==> 01-11: inputs <==
==> flow/design.v <==
parameter ADD     = 4'b0000;
parameter SUB     = 4'b0001;
parameter AND     = 4'b0010;
parameter OR      = 4'b0011;
parameter XOR     = 4'b0100;
parameter NOT     = 4'b0101;
parameter MOV     = 4'b0110;
parameter NOP     = 4'b0111;
parameter LOAD    = 4'b1000;
parameter STORE   = 4'b1001;
parameter LOAD_IM = 4'b1010;
parameter BRN_Z   = 4'b1011;
parameter BRN_N   = 4'b1100;
parameter BRN_O   = 4'b1101;
parameter BRN     = 4'b1110;
module ALU  #(parameter N = 8) (
    input logic clk, arstn, rst, en,
    input logic [2:0] OP, 
    input logic signed [N-1:0] A, 
    input logic signed [N-1:0] B, 
    output logic  [2:0] ONZ,
    output logic signed [N-1:0] Result 
);
logic [2:0] temp_ONZ;
logic signed [N-1:0] temp_result;
always_comb begin
    logic Overflow;
    Overflow = 1'b0;
    case (OP)
        3'b000: begin  
            {Overflow, temp_result} = A + B;
            temp_ONZ[2] = Overflow ^ temp_result[N-1];
            temp_ONZ[1] = temp_result[N-1];
            temp_ONZ[0] = &(~temp_result);
        end
        3'b001: begin  
            {Overflow, temp_result} = A - B;
            temp_ONZ[2] = Overflow ^ temp_result[N-1];
            temp_ONZ[1] = temp_result[N-1];
            temp_ONZ[0] = &(~temp_result);
        end
        3'b010: begin  
            temp_result = A & B;
            temp_ONZ[2] = 0;
            temp_ONZ[1] = temp_result[N-1];
            temp_ONZ[0] = &(~temp_result);
        end
        3'b011: begin  
            temp_result = A | B;
            temp_ONZ[2] = 0;
            temp_ONZ[1] = temp_result[N-1];
            temp_ONZ[0] = &(~temp_result);
        end
        3'b100 : begin  
            temp_result = A ^ B;
            temp_ONZ[2] = 0;
            temp_ONZ[1] = temp_result[N-1];
            temp_ONZ[0] = &(~temp_result);
            end
        3'b101 : begin  
            {Overflow, temp_result} = A + 1;
            temp_ONZ[2] = Overflow ^ temp_result[N-1];
            temp_ONZ[1] = temp_result[N-1];
            temp_ONZ[0] = &(~temp_result);
            end
        3'b110 : begin  
            temp_result = A;
            temp_ONZ[2] = 0;
            temp_ONZ[1] = temp_result[N-1];
            temp_ONZ[0] = &(~temp_result);      
            end
        3'b111 : begin  
            temp_result = B;
            temp_ONZ[2] = 0;
            temp_ONZ[1] = temp_result[N-1];
            temp_ONZ[0] = &(~temp_result);
            end
        default: begin
            temp_ONZ = 3'h0;
            temp_result = 0;
        end
    endcase
end
always_ff @(posedge clk or negedge arstn) begin
    if (!arstn) begin
        Result <= 0;
    end
    else begin
        Result <= temp_result;
    end
end
always_ff @(posedge clk or negedge arstn) begin
    if (!arstn) begin
        ONZ <= 0;
    end 
    else if (rst) begin
        ONZ <= 0;
    end 
    else if (en) begin
        ONZ <= temp_ONZ;
    end
end
endmodule
module RF  #(parameter N = 8, parameter addressBits = 2) ( 
    input logic clk,
    input logic rst_n,
    input logic selectDestinationA,
    input logic selectDestinationB,
    input logic [1:0] selectSource,
    input logic [addressBits-1:0] writeAddress,
    input logic write_en,
    input logic [addressBits-1:0] readAddressA,
    input logic [addressBits-1:0] readAddressB,
    input logic [N-1:0] A, 
    input logic [N-1:0] B, 
    input logic [N-1:0] C, 
    output logic [N-1:0] destination1A,
    output logic [N-1:0] destination2A,
    output logic [N-1:0] destination1B,
    output logic [N-1:0] destination2B
);
    logic [N-1:0] mem [(2**addressBits)-1:0];
    logic [N-1:0] sourceData;
    logic [N-1:0] readA, readB;
    always_ff @(posedge clk, negedge rst_n) begin
        if(!rst_n) begin
            for(int i = 0; i < 2**addressBits; i++) begin
                if (i == 1) begin
                    mem[i] <= -1;
                end else begin
                    mem[i] <= 0;
                end
            end
        end else begin
            for(int i = 0; i < 2**addressBits; i++) begin
                if(write_en && writeAddress == i) begin
                    mem[i] <= sourceData;
                end
            end
        end
    end
    always_comb begin
        case (selectSource)
            2'b00: sourceData = A;
            2'b01: sourceData = B;
            2'b10: sourceData = C;
            default: sourceData = 0;
        endcase
        readA = 0;
        readB = 0;
        for(int i = 0; i < 2**addressBits; i++) begin
            if(readAddressA == i) begin
                readA = mem[i];
            end
            if(readAddressB == i) begin
                readB = mem[i];
            end
        end
        if(selectDestinationA) begin
            destination1A = 0;
            destination2A = readA;
        end else begin
            destination1A = readA;
            destination2A = 0;
        end
        if(selectDestinationB) begin
            destination1B = 0;
            destination2B = readB;
        end else begin
            destination1B = readB;
            destination2B = 0;
        end
    end
endmodule
module FSM #(
  parameter M = 4,  
  parameter N = 4,  
  parameter P = 6   
) (
  input  logic clk,
  input  logic rst_n,
  output logic ov_warning,
  output logic [  1:0] select_source,
  output logic [M-1:0] write_address,
  output logic             write_en,
  output logic [M-1:0] read_address_A, read_address_B,
  output logic select_destination_A, select_destination_B,
  output logic [N-1:0] immediate_value,
  output logic [2:0] OP,
  output logic       s_rst,
  input  logic [2:0] ONZ,
  output logic enable,
  input  logic [4+2*M-1:0] instruction_in,
  output logic              en_read_instr,
  output logic [P-1:0] read_address_instr,
  output logic SRAM_readEnable,
  output logic SRAM_writeEnable
);
parameter ADD     = 4'b0000;
parameter SUB     = 4'b0001;
parameter AND     = 4'b0010;
parameter OR      = 4'b0011;
parameter XOR     = 4'b0100;
parameter NOT     = 4'b0101;
parameter MOV     = 4'b0110;
parameter NOP     = 4'b0111;
parameter LOAD    = 4'b1000;
parameter STORE   = 4'b1001;
parameter LOAD_IM = 4'b1010;
parameter BRN_Z   = 4'b1011;
parameter BRN_N   = 4'b1100;
parameter BRN_O   = 4'b1101;
parameter BRN     = 4'b1110;
enum logic [1:0] { idle = 2'b11, fetch = 2'b00, decode = 2'b01, execute= 2'b10} state, next;
logic [  P-1:0] PC     ;
logic [  P-1:0] PC_next;
logic           ov     ;
logic           ov_reg ;
logic [2*M-1:0] offset ;
logic [3:0]       instruction_code;
logic [M-1:0]     ra, rb;
logic [2:0]       ONZ_next, ONZ_reg;
logic [4+2*M-1:0] instruction_next, instruction_reg;
assign ov_warning = ov_reg;
always @(posedge clk, negedge rst_n) begin
  if (!rst_n) begin
    state <= idle;
  end else begin
    state <= next;
  end
end
always_comb begin
  case (state)
    idle:    next = ov_reg ? idle : fetch;
    fetch:   next = decode;
    decode:  next = execute;
    execute: next = ov ? idle : fetch;
    default: next = idle;
  endcase
end
always_comb begin
  instruction_code     = 0;
  read_address_instr   = PC;
  en_read_instr        = 0;
  enable               = 0;
  read_address_A       = 0;
  read_address_B       = 0;
  OP                   = 0;
  select_destination_A = 0;
  select_destination_B = 0;
  SRAM_readEnable      = 0;
  SRAM_writeEnable     = 0;
  select_source        = 0;
  immediate_value      = 0;
  write_address        = 0;
  write_en             = 0;
  s_rst                = 0;
  PC_next              = PC;
  ONZ_next             = 0;
  ov                   = ov_reg;
  offset               = 1;
  ra                   = 0;
  rb                   = 0;
  instruction_next     = instruction_reg;
  case (state)
    idle: begin
      select_source        = 2'b00;
      write_address        = 0;
      write_en             = 1'b0;
      read_address_A       = 0;    
      read_address_B       = 0;
      select_destination_A = 1'b0;
      select_destination_B = 1'b0;
      immediate_value      = 0;
      OP                   = 3'b000;
      s_rst                = 1'b0;
      enable               = 1'b0;
      en_read_instr        = 1'b0;
      read_address_instr   = PC;
      offset               = 1;
      SRAM_readEnable      = 1'b0;
      SRAM_writeEnable     = 1'b0;
    end
    fetch: begin
      select_source        = 2'b00;
      write_address        = 0;
      write_en             = 1'b0;
      read_address_A       = 0;    
      read_address_B       = 0;
      select_destination_A = 1'b0;
      select_destination_B = 1'b0;
      immediate_value      = 0;
      OP                   = 3'b000;
      s_rst                = 1'b0;
      enable               = 1'b0;
      en_read_instr        = 1'b1;
      read_address_instr   = PC;
    end
    decode: begin 
      ONZ_next         = ONZ;
      instruction_next = instruction_in;
      instruction_code = instruction_in[4+2*M-1:2*M];
      ra               = instruction_in[2*M-1 : M];
      rb               = instruction_in[M-1:0];
      case (instruction_code)
        ADD, SUB, AND, OR, XOR     : begin
          read_address_A       = ra;    
          read_address_B       = rb;
          OP                   = instruction_code[2:0];
          enable               = 1'b1;
        end
        NOT     : begin
          read_address_A       = 1;    
          read_address_B       = rb;
          OP                   = 3'b100;
          enable               = 1'b1;
        end
        MOV     : begin
          read_address_A       = ra;    
          read_address_B       = rb;
          OP                   = 3'b111;
          enable               = 1'b1;
        end
        NOP     : begin
        end
        LOAD    : begin
          read_address_A       = ra;    
          read_address_B       = rb;
          select_destination_A = 1'b1;
          select_destination_B = 1'b1;
          SRAM_readEnable      = 1'b1;
        end
        STORE   : begin
          read_address_A       = rb;    
          read_address_B       = ra;
          select_destination_A = 1'b1;
          select_destination_B = 1'b1;
          SRAM_writeEnable     = 1'b1;
        end
        LOAD_IM : begin
          select_source        = 2'b10;
          write_address        = ra;
          write_en             = 1'b1;
          immediate_value      = $signed(rb);
        end
        BRN_Z, BRN_N, BRN_O, BRN : begin
          s_rst                = 1'b1;
        end
      endcase
    end
    execute: begin
      instruction_code = instruction_reg[4+2*M-1:2*M];
      ra               = instruction_reg[2*M-1 : M];
      rb               = instruction_reg[M-1:0];
      case (instruction_code)
        ADD, SUB, AND, OR, XOR, NOT, MOV: begin
          select_source        = 2'b00;
          write_address        = ra;
          write_en             = 1'b1;
          enable               = 1'b0;
          {ov,PC_next}         = PC+1;          
        end
        NOP     : begin
          {ov,PC_next}         = PC+1; 
        end
        LOAD    : begin
          select_source        = 2'b01;
          write_address        = ra;
          write_en             = 1'b1;
          {ov,PC_next}         = PC+1;
        end
        STORE   : begin
          {ov,PC_next}         = PC+1;
        end
        LOAD_IM : begin
          {ov,PC_next}         = PC+1;
        end
        BRN_Z   : begin
          s_rst = 0;
          if(ONZ_reg[0] == 1) 
            offset  = {ra, rb};
          else 
            offset = 1;
          if (offset[2*M-1]==1) begin
            {ov,PC_next} = PC - offset[2*M-2:0];
          end else begin
            {ov,PC_next} = PC + offset[2*M-2:0];
          end
        end
        BRN_N : begin
          s_rst = 0;
          if(ONZ_reg[1] == 1) 
            offset  = {ra, rb};
          else 
            offset = 1;
          if (offset[2*M-1]==1) begin
            {ov,PC_next} = PC - offset[2*M-2:0];
          end else begin
            {ov,PC_next} = PC + offset[2*M-2:0];
          end
        end
        BRN_O   : begin
          s_rst = 0;
          if(ONZ_reg[2] == 1) 
            offset  = {ra, rb};
          else 
            offset = 1;
          if (offset[2*M-1]==1) begin
            {ov,PC_next} = PC - offset[2*M-2:0];
          end else begin
            {ov,PC_next} = PC + offset[2*M-2:0];
          end
        end
        BRN     : begin
          s_rst  = 0;
          offset = {ra, rb};
          if (offset[2*M-1]==1) begin
            {ov,PC_next} = PC - offset[2*M-2:0];
          end else begin
            {ov,PC_next} = PC + offset[2*M-2:0];
          end
        end
      endcase
    end
  endcase
end
always_ff @(posedge clk, negedge rst_n) begin
  if (!rst_n) begin
    instruction_reg <= 0;
    ONZ_reg         <= 0;
    ov_reg          <= 0;
    PC              <= 0;
  end else begin
    instruction_reg <= instruction_next;
    ONZ_reg         <= ONZ_next;
    ov_reg          <= ov;
    PC              <= PC_next;
  end
end
endmodule
module microprocessor #(parameter N = 8, ROM_addressBits = 6, RF_addressBits = 3) (
  input  logic                           clk             ,
  input  logic                           rst_n           ,
  input  logic [ 3+2*(RF_addressBits):0] ROM_data        ,
  input  logic [                  N-1:0] SRAM_data       ,
  output logic                           overflowPC      ,
  output logic                           ROM_readEnable  ,
  output logic                           SRAM_readEnable ,
  output logic                           SRAM_writeEnable,
  output logic [    ROM_addressBits-1:0] ROM_address     ,
  output logic [(2**RF_addressBits)-1:0] SRAM_address    ,
  output logic [                  N-1:0] SRAM_data_in
);
  logic RF_selectDestA, RF_selectDestB, RF_writeEnable;
  logic [1:0] RF_selectSource;
  logic [RF_addressBits-1:0] RF_writeAddress, RF_readAddressA, RF_readAddressB;
  logic [N-1:0] RF_AluRes, RF_Im, RF_destAluA, RF_destAluB;
  RF #(.N(N), .addressBits(RF_addressBits)) rf (
    clk,
    rst_n,
    RF_selectDestA,
    RF_selectDestB,
    RF_selectSource,
    RF_writeAddress,
    RF_writeEnable,
    RF_readAddressA,
    RF_readAddressB,
    RF_AluRes, SRAM_data, RF_Im,
    RF_destAluA, SRAM_data_in, RF_destAluB, SRAM_address);
  logic ALU_rst, ALU_en;
  logic [2:0] ALU_OP, ALU_ONZ;
  ALU #(N) alu (
    clk,
    rst_n,
    ALU_rst,
    ALU_en,
    ALU_OP,
    RF_destAluA,
    RF_destAluB,
    ALU_ONZ,
    RF_AluRes
  );
  FSM #(.N(N), .M(RF_addressBits), .P(ROM_addressBits)) fsm (
    clk,
    rst_n,
    overflowPC,
    RF_selectSource,
    RF_writeAddress,
    RF_writeEnable,
    RF_readAddressA,
    RF_readAddressB,
    RF_selectDestA,
    RF_selectDestB,
    RF_Im,
    ALU_OP,
    ALU_rst,
    ALU_ONZ,
    ALU_en,
    ROM_data,
    ROM_readEnable,
    ROM_address,
    SRAM_readEnable,
    SRAM_writeEnable
  );
endmodule
==> flow/run.sh <==
#!/bin/bash
# the make line also repeats each setting of config.mk as NAME=value (left out here)
make -C /OpenROAD-flow-scripts/flow DESIGN_CONFIG=/design/flow/config.mk WORK_HOME=/design/flow/orfs CLKGATE_MAP_FILE= finish
==> flow/config.mk <==
export PLATFORM = sky130hd
export DESIGN_NAME = microprocessor
export DESIGN_NICKNAME = microprocessor
export VERILOG_FILES = /design/flow/design.v
export SDC_FILE = /design/flow/constraint.sdc
export NUM_CORES = 4
export LEC_CHECK = 0
export CAP_MARGIN = 20
export CELL_PAD_IN_SITES_DETAIL_PLACEMENT = 0
export CORE_ASPECT_RATIO = 1.28
export CORE_MARGIN = 8
export CORE_UTILIZATION = 47
export CTS_CLUSTER_DIAMETER = 372
export CTS_CLUSTER_SIZE = 94
export HOLD_SLACK_MARGIN = -0.09
export PLACE_DENSITY_LB_ADDON = 0.01
export SLEW_MARGIN = 20
export TNS_END_PERCENT = 15
==> flow/constraint.sdc <==
create_clock -name core_clock -period 6.0 [get_ports {clk}]
set_input_delay 1.2000 -clock core_clock [delete_from_list [all_inputs] [get_ports {clk}]]
set_output_delay 1.2000 -clock core_clock [all_outputs]
set_load 0.01 [all_outputs]
==> inputs of 12-02, as changes to 01-11 <==
--- a/flow/config.mk
+++ b/flow/config.mk
@@ -11,3 +11,3 @@
 export CORE_MARGIN = 8
-export CORE_UTILIZATION = 47
+export CORE_UTILIZATION = 40
 export CTS_CLUSTER_DIAMETER = 372
@@ -16,2 +16,3 @@
 export PLACE_DENSITY_LB_ADDON = 0.01
+export SETUP_SLACK_MARGIN = -0.56
 export SLEW_MARGIN = 20
==> comparison <==
- Against 01-11, the wire length of 12-02 is higher by 3.2%.
- In combinational power, 12-02 and 01-11 hardly differ.
- In 01-11 the final cell count is lower than in 12-02, by 2.9%.
- Against 01-11, the die size of 12-02 is higher by 16%.
- Against 12-02, the core utilization of 01-11 is higher by 7.6 points.
- Between 12-02 and 01-11, the lower setup slack is in 01-11 (gap 69 ps).
- In sequential power, 01-11 and 12-02 hardly differ.
==> figures <==
item                                                                   12-02                    01-11
Run status                                           complete, no violations  complete, no violations
Total internal power                                                1.483 mW                 1.490 mW
Tapcells inserted                                                        279                      232
Capturing element type of the critical path                        flip-flop              output port
Crit path launch                                                 ROM_data[7]              ROM_data[9]
Post-DP HPWL                                                        25.34 mm                 24.35 mm
GP Congestion                                                         0.9691                    1.013
Largest driver fanout on the critical path                                10                        9
Static leakage                                                      4.379 nW                 4.398 nW
Time the worst path needs with I/O delays and setup                  5659 ps                  5728 ps
Met3 usage                                                            3.333%                   3.855%
Global-route met2 utilization                                         42.17%                   46.15%
Layout buffering overhead excluding clock cells                       10.35%                   10.75%
Combinational share of power                                           44.0%                    44.2%
Total met3 wirelength after detailed routing                        1.472 mm                 1.425 mm
Worst slack at placement                                            47.37 ps                 20.38 ps

---

==> harbor: inputs <==
Starts from the design.v that is shown in full above.
clock: 9.41 ns
lec_check: 0
abc_area: 0
cap_margin: 20
cell_pad_in_sites_detail_placement: 0
core_aspect_ratio: 0.5
core_margin: 2
core_utilization: 71
cts_cluster_diameter: 59
place_density_lb_addon: 0.13
slew_margin: 20
run.sh (not shown) runs the stock make flow with config.mk's settings and CLKGATE_MAP_FILE=.
==> onyx: changes against harbor <==
- ABC_AREA: 0 -> 1
- CELL_PAD_IN_SITES_DETAIL_PLACEMENT: 0 -> default
- CORE_ASPECT_RATIO: 0.5 -> default
- CORE_UTILIZATION: 71 -> 72
- CTS_CLUSTER_DIAMETER: 59 -> 234
- CTS_CLUSTER_SIZE: default -> 99
- PLACE_DENSITY_LB_ADDON: 0.13 -> default
==> flow/constraint.sdc (replaced) <==
create_clock -name core_clock -period 4.88 [get_ports {clk}]
set_input_delay 0.9760 -clock core_clock [delete_from_list [all_inputs] [get_ports {clk}]]
set_output_delay 0.9760 -clock core_clock [all_outputs]
set_load 0.01 [all_outputs]
==> garnet: changes against harbor <==
- ABC_AREA: 0 -> default
- CELL_PAD_IN_SITES_DETAIL_PLACEMENT: 0 -> default
- CORE_ASPECT_RATIO: 0.5 -> default
- CORE_UTILIZATION: 71 -> 40
- CTS_CLUSTER_DIAMETER: 59 -> default
- PLACE_DENSITY_LB_ADDON: 0.13 -> default
==> flow/constraint.sdc (replaced) <==
create_clock -name core_clock -period 6.0 [get_ports {clk}]
set_input_delay 1.2000 -clock core_clock [delete_from_list [all_inputs] [get_ports {clk}]]
set_output_delay 1.2000 -clock core_clock [all_outputs]
set_load 0.01 [all_outputs]
==> impl.org <==
#+TITLE: Synthesis and PnR summary

** Setup path
- The worst register-to-register path ends at alu.ONZ[0].
- Required time at the endpoint of the critical path :: ~4.8 ns
- Endpoint of the worst setup timing path :: SRAM_data_in[7]
- Largest fanout of any net on the critical path :: 20

** Cells and area
- Filler Cells Inserted :: 2074
- The finished design was reported to have a net count of ~1300.
- Inverter tally of the final layout excluding the clock network :: 39

** Placed design
- Placed cell count :: roughly 1400
- The congestion estimate from routability-driven global placement came to 0.993.

** Power and ir drop
- The share of total power dissipated in combinational logic is 0.438.
- IR Drop Worst-Case VDD :: 0.000131 V
- Comb. pwr :: about 1100 uW
- For this design the static power due to leakage is 0.00442 uW.
- The internal portion of the total power is approximately 1500 uW.
- Total power for the finished layout comes to ~2500 uW.

** Run status
- Status :: complete, no violations

** Detailed routing
- The pre-antenna-repair detailed-routing pass consisted of 7 iterations.
- Number of violations reported at the end of detailed-routing iteration 0 :: ~750
- The routed layout has ~8600 vias.

** Yosys
- Of the total synthesized cell area, the portion taken by AND, OR, NAND and NOR gates is 0.222.

** STA
- Fraction of the cycle the final worst path needs :: 0.962

** Clock network
- Clock transition at the registers of the reported paths :: approximately 0.080 ns
(the above is from garnet)
==> impl.org <==
#+TITLE: Synthesis and PnR summary

** Run status
- Status :: complete, no violations

** Cells and area
- Filler Cells Inserted :: about 620
- The layout has around 200 inverters outside the clock class.
- Final net count :: around 1400

** STA
- Post-route period utilization is reported as 0.973.

** Setup path
- Reg-to-reg critical path endpoint :: alu.ONZ[1]
- Endpoint of the worst setup timing path :: SRAM_data_in[7]
- Required time at the endpoint of the critical path :: around 3.9 ns

** Global route
- Entering global routing, the biggest net connects between 50 and 60 pins.

** Power and ir drop
- Cell internal power dissipation :: between 1500 and 2000 uW
- For this design the static power due to leakage is about 0.0052 uW.
- IR Drop Worst-Case VDD :: 0.000345 V
- Relative contribution of combinational cells to total power :: 0.506
- For the combinational group, total power comes out at around 1700 uW.
- The completed layout was analyzed and its total power is about 3400 uW.

** Yosys
- Simple-gate portion of the synthesized area :: 0.297

** Detailed routing
- For this block, the initial DRC count from the detailed router was 1469.
(the above is from onyx)
==> impl.org <==
#+TITLE: Synthesis and PnR summary

** Power and ir drop
- Relative contribution of combinational cells to total power :: 0.435
- Total chip power :: 1540 uW
- Per the OpenROAD power report, leakage power amounts to ~0.0040 uW.
- The worst VDD IR drop from the latest analysis is approximately 0.00011 V.
- Power attributed to combinational cells is ~670 uW.

** Detailed routing
- The detailed router finished its first iteration with 1359 violations.

** Cells and area
- After layout, the inverter instance count without clock inverters stands at 39.

** Clock network
- Clock transition at the registers of the reported paths :: roughly 0.070 ns

** Setup path
- The critical path endpoint has a required time of 7.53 ns.
- In this run the worst path has a maximum fanout of 28.

** Placed design
- The number of placed instances, taps included, is 1261.

** Run status
- Status :: complete, no violations

** STA
- Post-route period utilization is reported as 0.865.

** Yosys
- Simple-gate portion of the synthesized area :: 0.222
(the above is from harbor)
No activity file was given, so power comes from the tool's default toggle rates.
